== the previous run ==
// flashNavigator
module flashNavigator
#(
  parameter STARTUP_WAIT = 32'd1000
)
(
    input wire clk,
    input wire rst,
    output reg flashClk,
    input wire flashMiso,
    output reg flashMosi,
    output reg flashCs,
    input wire [5:0] charAddress,
    output reg [7:0] charOutput,
    input wire btn1,
    input wire btn2
);
==> flow/config.mk <==
export PLATFORM = sky130hd
export DESIGN_NAME = flashNavigator
export DESIGN_NICKNAME = flashNavigator
export VERILOG_FILES = /design/flow/design.v
export SDC_FILE = /design/flow/constraint.sdc
export NUM_CORES = 4
export LEC_CHECK = 0
export CAP_MARGIN = 20
export CORE_MARGIN = 2
export CORE_UTILIZATION = 72
export PLACE_DENSITY_LB_ADDON = 0.02
export SLEW_MARGIN = 20
==> flow/constraint.sdc <==
create_clock -name core_clock -period 7.77 [get_ports {clk}]
set_input_delay 1.5540 -clock core_clock [delete_from_list [all_inputs] [get_ports {clk}]]
set_output_delay 1.5540 -clock core_clock [all_outputs]
set_load 0.01 [all_outputs]
run.sh (not shown) runs the stock make flow with config.mk's settings and CLKGATE_MAP_FILE=.
The previous run: no failed stages, no open violations at the end
Here is what was changed in the inputs of the current run compared with the previous run.
- PLACE_DENSITY_LB_ADDON no longer set, was 0.02
- CORE_UTILIZATION now 47, was 72
- PLACE_DENSITY now 0.6, previously not set
- the clock period (ns, I/O delays scaled along) now 4.87, was 7.77
Notes after the runs:
Relative to the previous run, total internal power increased by about 60% in the current run. Number of fill cells: the current run vs the previous run up 2,768. The end point of the critical path comes out readAddress[23] in one run and dataIn[139] in the other, namely in the previous run and the current run respectively. The current run completed every stage of the flow, and the final layout passed the timing, DRC and antenna checks. | pre-CTS setup slack | the current run vs the previous run | 2.32 ns lower |. Relative to the previous run, share of the clock period used by the worst path after layout increased by 22 points in the current run. Between the previous run and the current run, the cell area is higher for the current run. Met1 routed wirelength after detailed routing in the current run vs the previous run: up 5200 um. The setup slack of the current run is smaller than that of the previous run. Compared with the previous run, total wirelength of the detailed-routed design in the current run increased by a few percent. Cell count: the current run higher than the previous run.

---

flashNavigator again, from the RTL that the note above started with.
## flashNavigator
module flashNavigator
#(
  parameter STARTUP_WAIT = 32'd1000
)
(
    input wire clk,
    input wire rst,
    output reg flashClk,
    input wire flashMiso,
    output reg flashMosi,
    output reg flashCs,
    input wire [5:0] charAddress,
    output reg [7:0] charOutput,
    input wire btn1,
    input wire btn2
);
clock: 2.86 ns
lec_check: 0
cap_margin: 20
core_margin: 2
core_utilization: 72
cts_cluster_diameter: 353
cts_cluster_size: 14
place_density: 0.78
setup_slack_margin: 0.38
slew_margin: 20
==> next run, changes <==
==> flow/config.mk (replaced) <==
export PLATFORM = sky130hd
export DESIGN_NAME = flashNavigator
export DESIGN_NICKNAME = flashNavigator
export VERILOG_FILES = /design/flow/design.v
export SDC_FILE = /design/flow/constraint.sdc
export NUM_CORES = 4
export LEC_CHECK = 0
export ABC_AREA = 1
export CAP_MARGIN = 15
export CELL_PAD_IN_SITES_DETAIL_PLACEMENT = 2
export CORE_MARGIN = 2
export CORE_UTILIZATION = 72
export GPL_ROUTABILITY_DRIVEN = 1
export GPL_TIMING_DRIVEN = 1
export MAX_ROUTING_LAYER = met5
export PLACE_DENSITY_LB_ADDON = 0.03
export SLEW_MARGIN = 0
==> flow/constraint.sdc (replaced) <==
create_clock -name core_clock -period 3.5 [get_ports {clk}]
set_input_delay 0.7000 -clock core_clock [delete_from_list [all_inputs] [get_ports {clk}]]
set_output_delay 0.7000 -clock core_clock [all_outputs]
set_load 0.01 [all_outputs]
What happened:
- With this change the flow died in detailed placement
- die size climbs by 13%
- synthesized area climbs by about 13%
- synthesized cell count climbs by about 40%
==> next run, changes <==
==> flow/config.mk (replaced) <==
export PLATFORM = sky130hd
export DESIGN_NAME = flashNavigator
export DESIGN_NICKNAME = flashNavigator
export VERILOG_FILES = /design/flow/design.v
export SDC_FILE = /design/flow/constraint.sdc
export NUM_CORES = 4
export LEC_CHECK = 0
export ABC_AREA = 1
export CAP_MARGIN = 0
export CORE_ASPECT_RATIO = 0.69
export CORE_MARGIN = 2
export CORE_UTILIZATION = 72
export CTS_CLUSTER_DIAMETER = 345
export CTS_CLUSTER_SIZE = 10
export HOLD_SLACK_MARGIN = 0.3
export PLACE_DENSITY = 0.39
export SETUP_SLACK_MARGIN = 0.8
export SLEW_MARGIN = 0
export TNS_END_PERCENT = 5
==> flow/constraint.sdc (replaced) <==
create_clock -name core_clock -period 2.7 [get_ports {clk}]
set_input_delay 0.5400 -clock core_clock [delete_from_list [all_inputs] [get_ports {clk}]]
set_output_delay 0.5400 -clock core_clock [all_outputs]
set_load 0.01 [all_outputs]
The new run passed the timing, DRC and antenna checks.
Synthesized area stays the same.
Synthesized cell count does not change.
Die size barely changes.
==> next run, changes <==
==> flow/config.mk (replaced) <==
export PLATFORM = sky130hd
export DESIGN_NAME = flashNavigator
export DESIGN_NICKNAME = flashNavigator
export VERILOG_FILES = /design/flow/design.v
export SDC_FILE = /design/flow/constraint.sdc
export NUM_CORES = 4
export LEC_CHECK = 0
export ABC_AREA = 1
export CAP_MARGIN = 35
export CORE_ASPECT_RATIO = 1.1
export CORE_MARGIN = 8
export CORE_UTILIZATION = 53
export CTS_CLUSTER_SIZE = 56
export GPL_ROUTABILITY_DRIVEN = 0
export GPL_TIMING_DRIVEN = 1
export HOLD_SLACK_MARGIN = -0.02
export MAX_ROUTING_LAYER = met5
export PLACE_DENSITY_LB_ADDON = 0.12
export SETUP_SLACK_MARGIN = 0.5
export SLEW_MARGIN = 10
export TNS_END_PERCENT = 100
==> flow/constraint.sdc (replaced) <==
create_clock -name core_clock -period 8.65 [get_ports {clk}]
set_input_delay 1.7300 -clock core_clock [delete_from_list [all_inputs] [get_ports {clk}]]
set_output_delay 1.7300 -clock core_clock [all_outputs]
set_load 0.01 [all_outputs]
After rerunning:
- global-route usage decreases by 15 points
- final area decreases by a few percent
- worst setup slack improved by 4.1 ns
- power decreases by well over a third
- hold slack gets better by 0.055 ns
- wire length goes down by a few percent
- die size climbs by well over a third
- final cell count came out higher slightly
- fmax went down by well over a third
- sequential share of layout area grows by 1.7 points
==> next run, changes <==
==> flow/config.mk (replaced) <==
export PLATFORM = sky130hd
export DESIGN_NAME = flashNavigator
export DESIGN_NICKNAME = flashNavigator
export VERILOG_FILES = /design/flow/design.v
export SDC_FILE = /design/flow/constraint.sdc
export NUM_CORES = 4
export LEC_CHECK = 0
export CAP_MARGIN = 20
export CORE_MARGIN = 2
export CORE_UTILIZATION = 72
export CTS_CLUSTER_SIZE = 14
export PLACE_DENSITY_LB_ADDON = 0.04
export SETUP_SLACK_MARGIN = 0.38
export SLEW_MARGIN = 20
==> flow/constraint.sdc (replaced) <==
create_clock -name core_clock -period 2.7 [get_ports {clk}]
set_input_delay 0.5400 -clock core_clock [delete_from_list [all_inputs] [get_ports {clk}]]
set_output_delay 0.5400 -clock core_clock [all_outputs]
set_load 0.01 [all_outputs]
Effect: The changed run ended with an error in global routing, error GRT-0232. Synthesized cell count shrinks by 30%. Area after synthesis goes down by 12%. Die area went down by 40%.
==> next run, changes <==
--- a/flow/config.mk
+++ b/flow/config.mk
@@ -9,6 +9,4 @@
 export CORE_MARGIN = 2
-export CORE_UTILIZATION = 72
-export CTS_CLUSTER_SIZE = 14
-export PLACE_DENSITY_LB_ADDON = 0.04
-export SETUP_SLACK_MARGIN = 0.38
+export CORE_UTILIZATION = 40
+export PLACE_DENSITY = 0.6
 export SLEW_MARGIN = 20
==> flow/constraint.sdc (replaced) <==
create_clock -name core_clock -period 4.87 [get_ports {clk}]
set_input_delay 0.9740 -clock core_clock [delete_from_list [all_inputs] [get_ports {clk}]]
set_output_delay 0.9740 -clock core_clock [all_outputs]
set_load 0.01 [all_outputs]
Result:
- Now the flow finished clean
- die size goes up by 78%
- synthesized cell count does not change
- synthesized area is unchanged

---

run A:
The RTL this note starts from:
==> flow/design.v <==
`default_nettype none
module toHex(
    input wire clk,
    input wire rst,
    input wire [3:0] value,
    output reg [7:0] hexChar
);
    always @(posedge clk) begin
        if (rst)
            hexChar <= "0";
        else
            hexChar <= (value <= 4'd9) ? 8'd48 + value : 8'd55 + value;
    end
endmodule
module flashNavigator
#(
  parameter STARTUP_WAIT = 32'd1000
)
(
    input wire clk,
    input wire rst,
    output reg flashClk,
    input wire flashMiso,
    output reg flashMosi,
    output reg flashCs,
    input wire [5:0] charAddress,
    output reg [7:0] charOutput,
    input wire btn1,
    input wire btn2
);
reg [23:0] readAddress;
localparam [7:0] command = 8'h03;
reg [7:0] currentByteOut;
reg [7:0] currentByteNum;
reg [255:0] dataIn;
reg [255:0] dataInBuffer;
localparam STATE_INIT_POWER = 8'd0;
localparam STATE_LOAD_CMD_TO_SEND = 8'd1;
localparam STATE_SEND = 8'd2;
localparam STATE_LOAD_ADDRESS_TO_SEND = 8'd3;
localparam STATE_READ_DATA = 8'd4;
localparam STATE_DONE = 8'd5;
reg [23:0] dataToSend;
reg [8:0] bitsToSend;
reg [32:0] counter;
reg [2:0] state;
reg [2:0] returnState;
reg dataReady;
always @(posedge clk) begin
if (rst) begin
  flashClk <= 0;
  flashMosi <= 0;
  flashCs <= 1;
  readAddress <= 0;
  currentByteOut <= 0;
  currentByteNum <= 0;
  dataIn <= 0;
  dataInBuffer <= 0;
  dataToSend <= 0;
  bitsToSend <= 0;
  counter <= 0;
  state <= 0;
  returnState <= 0;
  dataReady <= 0;
end
else
case (state)
  STATE_INIT_POWER: begin
    if (counter > STARTUP_WAIT && btn1 == 1 && btn2 == 1) begin
      state <= STATE_LOAD_CMD_TO_SEND;
      counter <= 32'b0;
      dataReady <= 0;
      currentByteNum <= 0;
      currentByteOut <= 0;
    end
    else
      counter <= counter + 1;
  end
  STATE_LOAD_CMD_TO_SEND: begin
      flashCs <= 0;
      dataToSend[23-:8] <= command;
      bitsToSend <= 8;
      state <= STATE_SEND;
      returnState <= STATE_LOAD_ADDRESS_TO_SEND;
  end
  STATE_SEND: begin
    if (counter == 32'd0) begin
      flashClk <= 0;
      flashMosi <= dataToSend[23];
      dataToSend <= {dataToSend[22:0],1'b0};
      bitsToSend <= bitsToSend - 1;
      counter <= 1;
    end
    else begin
      counter <= 32'd0;
      flashClk <= 1;
      if (bitsToSend == 0)
        state <= returnState;
    end
  end
  STATE_LOAD_ADDRESS_TO_SEND: begin
    dataToSend <= readAddress;
    bitsToSend <= 24;
    state <= STATE_SEND;
    returnState <= STATE_READ_DATA;
    currentByteNum <= 0;
  end
  STATE_READ_DATA: begin
    if (counter[0] == 1'd0) begin
      flashClk <= 0;
      counter <= counter + 1;
      if (counter[3:0] == 0 && counter > 0) begin
        dataIn[(currentByteNum << 3)+:8] <= currentByteOut;
        currentByteNum <= currentByteNum + 1;
        if (currentByteNum == 31)
          state <= STATE_DONE;
      end
    end
    else begin
      flashClk <= 1;
      currentByteOut <= {currentByteOut[6:0], flashMiso};
      counter <= counter + 1;
    end
  end
  STATE_DONE: begin
    dataReady <= 1;
    flashCs <= 1;
    dataInBuffer <= dataIn;
    counter <= STARTUP_WAIT;
    if (btn1 == 0) begin 
      readAddress <= readAddress + 24;
      state <= STATE_INIT_POWER;
    end
    else if (btn2 == 0) begin 
      readAddress <= readAddress - 24;
      state <= STATE_INIT_POWER;
    end
  end
  default: ;
endcase
end
wire [7:0] byteDisplayNumber;
wire lowerBit;
wire [7:0] hexCharOutput;
wire [3:0] currentHexVal;
reg [7:0] chosenByte;
wire [7:0] hexChar;
reg [3:0] addrNibble;
always @(*) begin
  case (4'd13 - charAddress[3:0])
    4'd0: addrNibble = readAddress[3:0];
    4'd1: addrNibble = readAddress[7:4];
    4'd2: addrNibble = readAddress[11:8];
    4'd3: addrNibble = readAddress[15:12];
    4'd4: addrNibble = readAddress[19:16];
    4'd5: addrNibble = readAddress[23:20];
    default: addrNibble = 4'd0;
  endcase
end
toHex hexConv(
clk,
rst,
addrNibble,
hexChar
);
always @(posedge clk) begin
if (rst) begin
  chosenByte <= 0;
  charOutput <= 0;
end
else begin
chosenByte <= dataInBuffer[(byteDisplayNumber << 3)+:8];
if (charAddress[5:4] == 2'b11) begin
  case (charAddress[3:0])
    0: charOutput <= "A";
    1: charOutput <= "d";
    2: charOutput <= "d";
    3: charOutput <= "r";
    4: charOutput <= ":";
    6: charOutput <= "0";
    7: charOutput <= "x";
    8,9,10,11,12,13: charOutput <= hexChar;
    15: charOutput <= dataReady ? " " : "L";
    default: charOutput <= " ";
  endcase
end
else
  charOutput <= hexCharOutput;
end
end
assign byteDisplayNumber = {3'b000, charAddress[5:1]};
assign lowerBit = charAddress[0];
assign currentHexVal = lowerBit ? chosenByte[3:0] : chosenByte[7:4];
toHex hexConvert(
clk,
rst,
currentHexVal,
hexCharOutput
);
endmodule
Settings: LEC_CHECK=0, CAP_MARGIN=20, CORE_MARGIN=2, CORE_UTILIZATION=71, CTS_CLUSTER_SIZE=56, GPL_TIMING_DRIVEN=1, MAX_ROUTING_LAYER=met5, PLACE_DENSITY_LB_ADDON=0.13, SETUP_SLACK_MARGIN=0.8, SLEW_MARGIN=0, TNS_END_PERCENT=100; clock period 2.7 ns.
Run A finished all stages; however, its layout fails the closing checks, the failures being max-capacitance violations, max-slew violations, negative setup slack.
Edits applied to the flow inputs when going from run A to run B:
Settings: CTS_CLUSTER_SIZE removed (was 56); PLACE_DENSITY_LB_ADDON changed from 0.13 to 0.05; CAP_MARGIN changed from 20 to 15; CORE_MARGIN changed from 2 to 4; CORE_UTILIZATION changed from 71 to 40; MAX_ROUTING_LAYER removed (was met5); SLEW_MARGIN changed from 0 to 20; TNS_END_PERCENT removed (was 100); GPL_TIMING_DRIVEN removed (was 1); SETUP_SLACK_MARGIN removed (was 0.8); CELL_PAD_IN_SITES_GLOBAL_PLACEMENT newly set to 2; the clock period (ns, I/O delays scaled along) changed from 2.7 to 10.0.
==> comparison <==
No stage failed in run B, and the final checks on the layout all came back clean. Internal reg-to-reg setup slack: higher on run B. Going from run A to run B, the internal power was found to have gone down by 0.011 W. Number of fill cells, run B and run A, lower one = run A. Compared with run A, run B shows a higher worst setup slack. Run B against run A: placement-stage worst setup slack picked up an extra 4.98 ns, non-filler instance count after layout increased 99, area used by multi-input combinational logic went down, clock skew went down 0.052 ns, vias per cell down 24%.
### run B -> run C
Settings: swapping 4 for 8 in CORE_MARGIN; swapping 40 for 53 in CORE_UTILIZATION; swapping 2 for 3 in CELL_PAD_IN_SITES_GLOBAL_PLACEMENT; putting GPL_TIMING_DRIVEN at 1 where nothing was set; putting CORE_ASPECT_RATIO at 1.1 where nothing was set; swapping 0.05 for 0.12 in PLACE_DENSITY_LB_ADDON; swapping 15 for 35 in CAP_MARGIN; putting GPL_ROUTABILITY_DRIVEN at 1 where nothing was set; putting HOLD_SLACK_MARGIN at -0.02 where nothing was set; swapping 20 for 10 in SLEW_MARGIN; putting MAX_ROUTING_LAYER at met5 where nothing was set; putting ABC_AREA at 1 where nothing was set; putting TNS_END_PERCENT at 100 where nothing was set; putting SETUP_SLACK_MARGIN at 0.5 where nothing was set; putting CTS_CLUSTER_SIZE at 56 where nothing was set; swapping 10.0 for 8.65 in the clock period (ns, I/O delays scaled along).
==> results <==
- Run B: no failed stages, no open violations at the end
- In the summary table, run C is marked failed, with error FLW-0024 raised in 3_1_place_gp_skip_io.
- Taking run B as the reference, in run C portion of netlist area occupied by mux cells down 12 points, yosys stat chip area went up, area fraction in and, or, nand and nor cells went up 9.7 points.
- Mean post-synth cell area (run C vs. run B) decreases by more than 10%
- Taking run B as the reference, in run C die size dropped 8.6%; synthesized cell count climbed 1,347.
diff inputs: run C => run D
Settings: a change of SLEW_MARGIN from 10 to 20; a deleted ABC_AREA that had been 1; a deleted SETUP_SLACK_MARGIN that had been 0.5; a deleted TNS_END_PERCENT that had been 100; a deleted CELL_PAD_IN_SITES_GLOBAL_PLACEMENT that had been 3; a deleted GPL_TIMING_DRIVEN that had been 1; a change of CAP_MARGIN from 35 to 20; a change of CORE_MARGIN from 8 to 2; a change of CORE_UTILIZATION from 53 to 40; a deleted CORE_ASPECT_RATIO that had been 1.1; an added PLACE_DENSITY of 0.6; a deleted GPL_ROUTABILITY_DRIVEN that had been 1; a deleted CTS_CLUSTER_SIZE that had been 56; a deleted PLACE_DENSITY_LB_ADDON that had been 0.12; a deleted HOLD_SLACK_MARGIN that had been -0.02; a deleted MAX_ROUTING_LAYER that had been met5; a change of the clock period (ns, I/O delays scaled along) from 8.65 to 3.63.
Results
Flow for run C halted at 3_1_place_gp_skip_io, error code FLW-0024.
Run D | stages: all done | timing, DRC, antenna: all pass
Number of rows in the core area in run D is 3.3% above run C.
Looking at starting density of the core, run D sits below run C.
Comparing run D and run C, the higher chip area estimate from yosys synthesis is on run C.
Delta(number of standard cells after synthesis, run D - run C) < 0
Sort run D and run C by area fraction in compound gates, ascending, and run D comes first.
Per the comparison of run D with run C, total die size went up; xor/xnor share of the synthesized area went up by 0.88 points; area of the mapped netlist shows a reduction of 12%.
Power figures rest on the tool's default switching activity, not on a simulated workload.
